==> flow/design.v (excerpt) <==
module PIPELINE(input clk,
                input rst,
                input btn,
                input on,
                output [31:0] imem_addr,
                input  [31:0] imem_data,
                output [31:0] dmem_addr,
                output [31:0] dmem_wdata,
                output        dmem_we,
                output        dmem_re,
                input  [31:0] dmem_rdata,
                output        wb_we,
                output [4:0]  wb_reg,
                output [31:0] wb_data);
Settings: LEC_CHECK=0, CAP_MARGIN=20, CORE_MARGIN=2, CORE_UTILIZATION=72, PLACE_DENSITY_LB_ADDON=0.0, SETUP_SLACK_MARGIN=1.48, SLEW_MARGIN=20; clock period 4.98 ns.
run.sh (not shown) runs the stock make flow with config.mk's settings and CLKGATE_MAP_FILE=.
The first run failed in 5_1_grt.
Edit:
CORE_UTILIZATION = 40   (was 72)
PLACE_DENSITY_LB_ADDON = unset   (was 0.0)
SETUP_SLACK_MARGIN = unset   (was 1.48)
clock period = 6.25 ns   (was 4.98 ns; I/O delays follow)
Now the flow completed without violations; die area went up by 79%; synthesized cell count is unchanged; area after synthesis does not change.


Setup of wip/cedar:
Starting RTL as in the previous note.
Settings: LEC_CHECK=0, CAP_MARGIN=20, CORE_MARGIN=2, CORE_UTILIZATION=72, CTS_CLUSTER_SIZE=32, PLACE_DENSITY_LB_ADDON=0.0, SETUP_SLACK_MARGIN=-0.15, SLEW_MARGIN=20; clock period 4.78 ns.
wip/cedar never completed; the flow aborted with a tool error in 5_1_grt.
Modified inputs, wip/umber compared to wip/cedar
--- a/flow/config.mk
+++ b/flow/config.mk
@@ -8,7 +8,4 @@
 export CAP_MARGIN = 20
 export CORE_MARGIN = 2
-export CORE_UTILIZATION = 72
-export CTS_CLUSTER_SIZE = 32
-export PLACE_DENSITY_LB_ADDON = 0.0
-export SETUP_SLACK_MARGIN = -0.15
+export CORE_UTILIZATION = 61
 export SLEW_MARGIN = 20
==> flow/constraint.sdc <==
create_clock -name core_clock -period 4.98 [get_ports {clk}]
set_input_delay 0.9960 -clock core_clock [delete_from_list [all_inputs] [get_ports {clk}]]
set_output_delay 0.9960 -clock core_clock [all_outputs]
set_load 0.01 [all_outputs]
--- outcome ---
From wip/cedar to wip/umber the numbers moved as follows: initial core utilization dropped 11 points, number of buffers inserted during clock tree synthesis climbed about 4%. What the final checks of wip/umber revealed, after a flow that finished every stage, was a layout that fails on setup timing. Compared wip/cedar against wip/umber; synthesized cell count within noise. Taking wip/cedar as the reference, in wip/umber count of buffers added by post-CTS timing repair for setup saw a decrease, vertical die dimension increased about 9%, horizontal die dimension shows an increase of 8.5%, synthesized area barely changed, overall die area went up.
#### Input delta (wip/raven over wip/umber)
--- a/flow/config.mk
+++ b/flow/config.mk
@@ -9,3 +9,4 @@
 export CORE_MARGIN = 2
 export CORE_UTILIZATION = 61
+export SETUP_SLACK_MARGIN = 0.16
 export SLEW_MARGIN = 20
==> flow/constraint.sdc <==
create_clock -name core_clock -period 3.47 [get_ports {clk}]
set_input_delay 0.6940 -clock core_clock [delete_from_list [all_inputs] [get_ports {clk}]]
set_output_delay 0.6940 -clock core_clock [all_outputs]
set_load 0.01 [all_outputs]
In wip/raven the implementation ran to completion but is not tape-out ready, as the final checks report setup timing. In the tables for wip/umber and wip/raven, final design utilization reads lower with wip/umber. Changes observed in wip/raven relative to wip/umber: count of filler cells inserted in the layout decreased by 712 relative to the old numbers, met1 track utilization from global routing increased by 0.95 points relative to the old numbers, via count of the routed design increased by 2873 relative to the old numbers.


Setup of quartz:
Starting RTL as in the previous note.
clock: 4.79 ns
lec_check: 0
cap_margin: 20
core_margin: 2
core_utilization: 72
cts_cluster_size: 32
place_density_lb_addon: 0.0
setup_slack_margin: 0.03
slew_margin: 20
For quartz, the flow was terminated by a tool error in global routing (5_1_grt) and produced no final design.
For nickel, these inputs were changed with respect to quartz:
- removing PLACE_DENSITY_LB_ADDON (formerly 0.0)
- removing SETUP_SLACK_MARGIN (formerly 0.03)
- changing CORE_UTILIZATION from 72 to 59
- removing CTS_CLUSTER_SIZE (formerly 32)
- changing the clock period (ns, I/O delays scaled along) from 4.79 to 3.84
Findings:
- Re floorplan core density: nickel and quartz aren't equal, and the lower value belongs to nickel.
- Of nickel and quartz, only quartz fails to reach the end of the flow.
- From the logs: nickel reached the end of the flow and failed the layout checks with setup timing.
- quartz never completed, since it errored out during global routing (5_1_grt).
- Higher total clock buffers created by CTS goes to nickel over quartz.
- From quartz to nickel, xor/xnor cell area share of the yosys netlist did not move at all.
- Summary of nickel over quartz: floorplan die width went up, post-synthesis instance area has remained practically unchanged, core outline area increased 22%, sink count of the clock tree closely matched the old numbers, die area now larger.
- Post-cts sizing count, nickel and quartz: larger value in nickel
- Re number of placement rows: quartz was lower than nickel.
Edits applied to the flow inputs when going from nickel to onyx:
- CORE_UTILIZATION changed from 59 to 40
- the clock period (ns, I/O delays scaled along) changed from 3.84 to 3.47
Findings:
- Completing all stages was not enough for onyx: its layout failed the final checks because of setup timing.
- Comparing nickel and onyx, number of setup violations in the final report is lower on nickel.
- Lower measured slew at the worst slew-check pin among nickel and onyx: onyx
- The higher growth of design area from synthesis to finish came out of onyx.
- nickel ended up with fewer cell instances than onyx did.


Starting RTL as in the previous note.
==> flow/config.mk <==
export PLATFORM = sky130hd
export DESIGN_NAME = PIPELINE
export DESIGN_NICKNAME = PIPELINE
export VERILOG_FILES = /design/flow/design.v
export SDC_FILE = /design/flow/constraint.sdc
export NUM_CORES = 4
export LEC_CHECK = 0
export ABC_AREA = 0
export CAP_MARGIN = 20
export CELL_PAD_IN_SITES_DETAIL_PLACEMENT = 0
export CORE_MARGIN = 2
export CORE_UTILIZATION = 72
export CTS_CLUSTER_SIZE = 41
export MAX_ROUTING_LAYER = met4
export PLACE_DENSITY_LB_ADDON = 0.01
export SETUP_SLACK_MARGIN = -0.14
export SLEW_MARGIN = 25
export TNS_END_PERCENT = 80
==> flow/constraint.sdc <==
create_clock -name core_clock -period 4.6 [get_ports {clk}]
set_input_delay 0.9200 -clock core_clock [delete_from_list [all_inputs] [get_ports {clk}]]
set_output_delay 0.9200 -clock core_clock [all_outputs]
set_load 0.01 [all_outputs]
The first run did not get past 5_1_grt.
Change:
CORE_UTILIZATION = 45   (was 72)
CTS_CLUSTER_SIZE = unset   (was 41)
SETUP_SLACK_MARGIN = 0.51   (was -0.14)
TNS_END_PERCENT = 20   (was 80)
clock period = 1.7 ns   (was 4.6 ns; I/O delays follow)
Outcome:
- With this change the flow finished but fails on negative setup slack
- die area is higher by well over a third
- synthesized cell count is unchanged
- synthesized area is unchanged
Change:
CORE_UTILIZATION = 61   (was 45)
SETUP_SLACK_MARGIN = unset   (was 0.51)
TNS_END_PERCENT = 25   (was 20)
clock period = 4.6 ns   (was 1.7 ns; I/O delays follow)
Outcome: The new run produced a layout that fails on negative setup slack. Via count came out lower by 2.8%. Synthesized area stays the same. Die size decreases by 26%. Final area falls by 11%. Combinational power came out lower by 70%. Global-route usage went up by 7.7 points. Clock power is lower by 66%. First-iteration DRC count increases by 34%. Final cell count decreases by 14%. Total power shrinks by 66%. Clock-buffer cell count fell by 17.
Change:
ABC_AREA = unset   (was 0)
CELL_PAD_IN_SITES_DETAIL_PLACEMENT = unset   (was 0)
CORE_UTILIZATION = 52   (was 61)
MAX_ROUTING_LAYER = unset   (was met4)
PLACE_DENSITY_LB_ADDON = unset   (was 0.01)
SLEW_MARGIN = 20   (was 25)
TNS_END_PERCENT = unset   (was 25)
clock period = 4.15 ns   (was 4.6 ns; I/O delays follow)
What happened: The new run finished with negative setup slack left. Sequential power increases by about 10%. Global-route usage decreases by 6.4 points. Worst hold slack loses 0.012 ns. Flip-flop count is unchanged. Register-to-register slack loses 0.45 ns. Count of clock-buffer cells in the layout increases by 6.
Change:
ABC_AREA = 1   (was unset)
CORE_UTILIZATION = 59   (was 52)
CTS_CLUSTER_SIZE = 94   (was unset)
clock period = 3.01 ns   (was 4.15 ns; I/O delays follow)
=>
- The new run ran to the end with violations: negative setup slack
- sequential share of layout area goes down by 3.0 points
- via count is higher by well over a third
- register-to-register slack gets better by 0.07 ns


Setup of main:
Starting RTL as in the previous note.
clock: 2.0 ns
lec_check: 0
cap_margin: 20
core_margin: 2
core_utilization: 72
cts_cluster_diameter: 376
cts_cluster_size: 15
place_density_lb_addon: 0.07
slew_margin: 20
main got as far as 3_5_place_dp, where a tool error ended the run.
The inputs of the feature branch differ from those of main as listed below.
- ABC_AREA: unset -> 1
- CTS_CLUSTER_SIZE: 15 -> unset
- PLACE_DENSITY_LB_ADDON: 0.07 -> unset
- CTS_CLUSTER_DIAMETER: 376 -> unset
- the clock period (ns, I/O delays scaled along): 2.0 -> 1.75
## What came out
- Each of main and the feature branch falls short of a clean finish.
- The feature branch did not run to completion, as it errored out during 5_1_grt.
- main terminated abnormally: 3_5_place_dp reported DPL-0033.
- Post-synthesis share of cell area spent on and, or, nand and nor gates for the feature branch is higher than for main.
- [the feature branch vs main] y dimension of the die: higher in the feature branch
- [the feature branch] average instance area after synthesis fell 32% relative to main
- Summary of the feature branch over main: die area shows an increase of 3.8%, synthesized cell count moved up, number of cell instances after yosys synthesis saw an increase.
- Diff main..the feature branch | initial standard-cell utilization of the core | negligible


PIPELINE again, from the RTL that the note above started with.
Design PIPELINE, start of the top module:
module PIPELINE(input clk,
                input rst,
                input btn,
                input on,
                output [31:0] imem_addr,
                input  [31:0] imem_data,
                output [31:0] dmem_addr,
                output [31:0] dmem_wdata,
                output        dmem_we,
                output        dmem_re,
                input  [31:0] dmem_rdata,
                output        wb_we,
                output [4:0]  wb_reg,
                output [31:0] wb_data);
clock: 1.9 ns
lec_check: 0
cap_margin: 20
core_margin: 2
core_utilization: 72
cts_cluster_diameter: 376
place_density_lb_addon: 0.06
setup_slack_margin: -0.18
slew_margin: 20
The baseline never finished: it broke off in clock tree synthesis on DPL-0033.
Rerun with:
--- a/flow/config.mk
+++ b/flow/config.mk
@@ -10,4 +10,2 @@
-export CORE_UTILIZATION = 72
-export CTS_CLUSTER_DIAMETER = 376
-export PLACE_DENSITY_LB_ADDON = 0.06
-export SETUP_SLACK_MARGIN = -0.18
+export CORE_UTILIZATION = 68
+export CTS_CLUSTER_SIZE = 31
==> flow/constraint.sdc (replaced) <==
create_clock -name core_clock -period 4.68 [get_ports {clk}]
set_input_delay 0.9360 -clock core_clock [delete_from_list [all_inputs] [get_ports {clk}]]
set_output_delay 0.9360 -clock core_clock [all_outputs]
set_load 0.01 [all_outputs]
What happened: Now the flow completed and failed the layout checks on setup timing. Synthesized cell count stays the same. Die area came out higher by 5.8%. Synthesized area does not change.


## v18
PIPELINE again, from the RTL that the note above started with.
export LEC_CHECK = 0
export CAP_MARGIN = 20
export CELL_PAD_IN_SITES_GLOBAL_PLACEMENT = 1
export CORE_MARGIN = 2
export CORE_UTILIZATION = 36
export CTS_CLUSTER_SIZE = 27
export MAX_ROUTING_LAYER = met4
export PLACE_DENSITY = 0.49
export SETUP_SLACK_MARGIN = 0.42
export SLEW_MARGIN = 20
create_clock -name core_clock -period 3.9 [get_ports {clk}]
The final report for v18 shows a completed flow and a layout that fails verification, specifically negative setup slack.
For v47, these inputs were changed with respect to v18:
- PLACE_DENSITY removed (was 0.49)
- MAX_ROUTING_LAYER removed (was met4)
- SETUP_SLACK_MARGIN removed (was 0.42)
- CELL_PAD_IN_SITES_GLOBAL_PLACEMENT removed (was 1)
- ABC_AREA newly set to 1
- CORE_UTILIZATION changed from 36 to 57
- CTS_CLUSTER_SIZE changed from 27 to 94
- the clock period (ns, I/O delays scaled along) changed from 3.9 to 3.47
[summary]
To summarise v47: no stage aborted, but the layout did not pass its checks, failing on negative setup slack.
v47 reports its type of the tightest min-delay check as reg -> reg while v18 reports in -> reg.
Of v47 and v18, the run reporting the higher quantity of gates resized following cts was v47.
Non-clock buffer count in the final layout, v47 vs v18: down by a few percent
Taking v18 as the reference, in v47 post-route standard cell area excluding fillers went up about 1.2%; relative max-transition margin went down 19 points.
Edits applied to the flow inputs when going from v47 to v29:
- clearing CTS_CLUSTER_SIZE, which used to be 94
- swapping 57 for 63 in CORE_UTILIZATION
- clearing ABC_AREA, which used to be 1
- swapping 3.47 for 4.98 in the clock period (ns, I/O delays scaled along)
Findings:
- No crash in v29: every stage finished, but the layout fails its final checks due to negative setup slack.
- Relative to v47, number of antenna violations at the first check in global routing has decreased by 7 in v29.
- v29 vs v47, dominant kind of combinational cell: multiplexers vs AND-OR/OR-AND gates
- Taking v47 as the reference point, the HPWL reported at the end of detailed placement of v29 falls by about 24%.
- The start point of the critical path comes out DECODE.id_ex.instrout_2016[0]$_SDFFE_PP0P_ in one run and MEMORY.mem_wb.mem_Write_reg[4]$_SDFFE_PP0P_ in the other, namely in v47 and v29 respectively.
- Remaining global-route overflow came out exactly the same in v29 and v47.
- Max number of non-clock buffers in the layout across v29 and v47: v47
- Taking v47 as the reference point, the fmax of v29 falls by 58 MHz.
- Measured against each other, v29 and v47 differ in number of instances in the synthesized netlist, the lower figure coming from v29.
- Setup slack for v29: 240 ps up relative to v47
- The clock distribution area overhead in the final layout in v29 was higher than what v47 gave.
- Taking v47 as the reference, in v29 design area -7600 um^2, horizontal die dimension went down, switching share of power lost 3.7 points.
The following lists how v36 was set up differently from v29:
- changing CORE_UTILIZATION from 63 to 41
- changing the clock period (ns, I/O delays scaled along) from 4.98 to 6.25
==> results <==
v36: no failed stages, no open violations at the end. Delta (v36 minus v29): share of total power in combinational logic shrank by 2.3 points; met1 usage went down by 20 points; starting density of the core decreased 22 points; overall power after layout lost 21%; count of cells resized by post-cts repair lost 32.
Inputs modified between v36 and v48:
- swapping 41 for 72 in CORE_UTILIZATION
- putting CTS_CLUSTER_DIAMETER at 376 where nothing was set
- swapping 6.25 for 2.0 in the clock period (ns, I/O delays scaled along)
--- outcome ---
Width of the chip down 24% in v48 wrt v36
Between v48 and v36, the difference in synthesized instance count is negligible.
Against v36 as the reference, v48 delivers a higher post-CTS setup-driven buffer insertion count.
Summary of v36 and v48: one run falls short of a clean finish, namely v48.
Compared with v36, v48 shows count of placed standard cells including taps that has gone down slightly.
Lower final weighted congestion in routability-driven placement goes to v36 over v48.


v56:
Starting RTL as in the previous note.
export LEC_CHECK = 0
export CAP_MARGIN = 0
export CORE_MARGIN = 2
export CORE_UTILIZATION = 40
export GPL_TIMING_DRIVEN = 0
export HOLD_SLACK_MARGIN = 0.18
export MIN_ROUTING_LAYER = met2
export PLACE_DENSITY_LB_ADDON = 0.07
export SLEW_MARGIN = 30
create_clock -name core_clock -period 6.5 [get_ports {clk}]
Ran to the end and failed final checks on setup timing: v56.
Setup changes, v56 to v21
- SETUP_SLACK_MARGIN now -0.48, previously not set
- ABC_AREA now 1, previously not set
- GPL_ROUTABILITY_DRIVEN now 0, previously not set
- SLEW_MARGIN now 35, was 30
- HOLD_SLACK_MARGIN now 0.08, was 0.18
- PLACE_DENSITY_LB_ADDON now 0.05, was 0.07
- CORE_ASPECT_RATIO now 0.57, previously not set
- CELL_PAD_IN_SITES_DETAIL_PLACEMENT now 1, previously not set
- CTS_CLUSTER_DIAMETER now 314, previously not set
- TNS_END_PERCENT now 30, previously not set
- CORE_MARGIN now 6, was 2
- CAP_MARGIN now 40, was 0
==> comparison <==
- Status for v56 and v21: no clean run
- No final results exist for v21, since it was stopped by error GRT-0116 during 5_1_grt.
- v56 ran in full, but the layout does not pass; the checks complain about setup timing.
- Diff v56 and v21: mean cell area of the mapped netlist higher in v56
- Measured against each other, v56 and v21 differ in summed standard-cell area reported by yosys, the lower figure coming from v56.
- For share of synthesized cell area in full adder, half adder and majority cells, v21 and v56 come out practically identical.
diff inputs: v21 => v41
- TNS_END_PERCENT removed (was 30)
- CORE_UTILIZATION changed from 40 to 57
- GPL_ROUTABILITY_DRIVEN removed (was 0)
- CORE_ASPECT_RATIO removed (was 0.57)
- CELL_PAD_IN_SITES_DETAIL_PLACEMENT removed (was 1)
- MIN_ROUTING_LAYER removed (was met2)
- SLEW_MARGIN changed from 35 to 20
- CAP_MARGIN changed from 40 to 20
- CTS_CLUSTER_DIAMETER removed (was 314)
- CORE_MARGIN changed from 6 to 2
- ABC_AREA removed (was 1)
- PLACE_DENSITY_LB_ADDON removed (was 0.05)
- SETUP_SLACK_MARGIN removed (was -0.48)
- HOLD_SLACK_MARGIN removed (was 0.08)
- GPL_TIMING_DRIVEN removed (was 0)
- the clock period (ns, I/O delays scaled along) changed from 6.5 to 4.07
Results
v41 had finished all stages when the layout checks came back failing, citing setup timing.
v41: cell count listed in synth_stat.txt 2,968 below v21
v41 against v21; placed cell count is down by more than a quarter.
Of the two values seen for main combinational cell family by area after synthesis, multiplexers was produced by v41 and AND-OR/OR-AND gates by v21.
In the metrics for v21 and v41, the one carrying the lower total die size is v41.
Power is estimated from default activity; no workload was simulated.
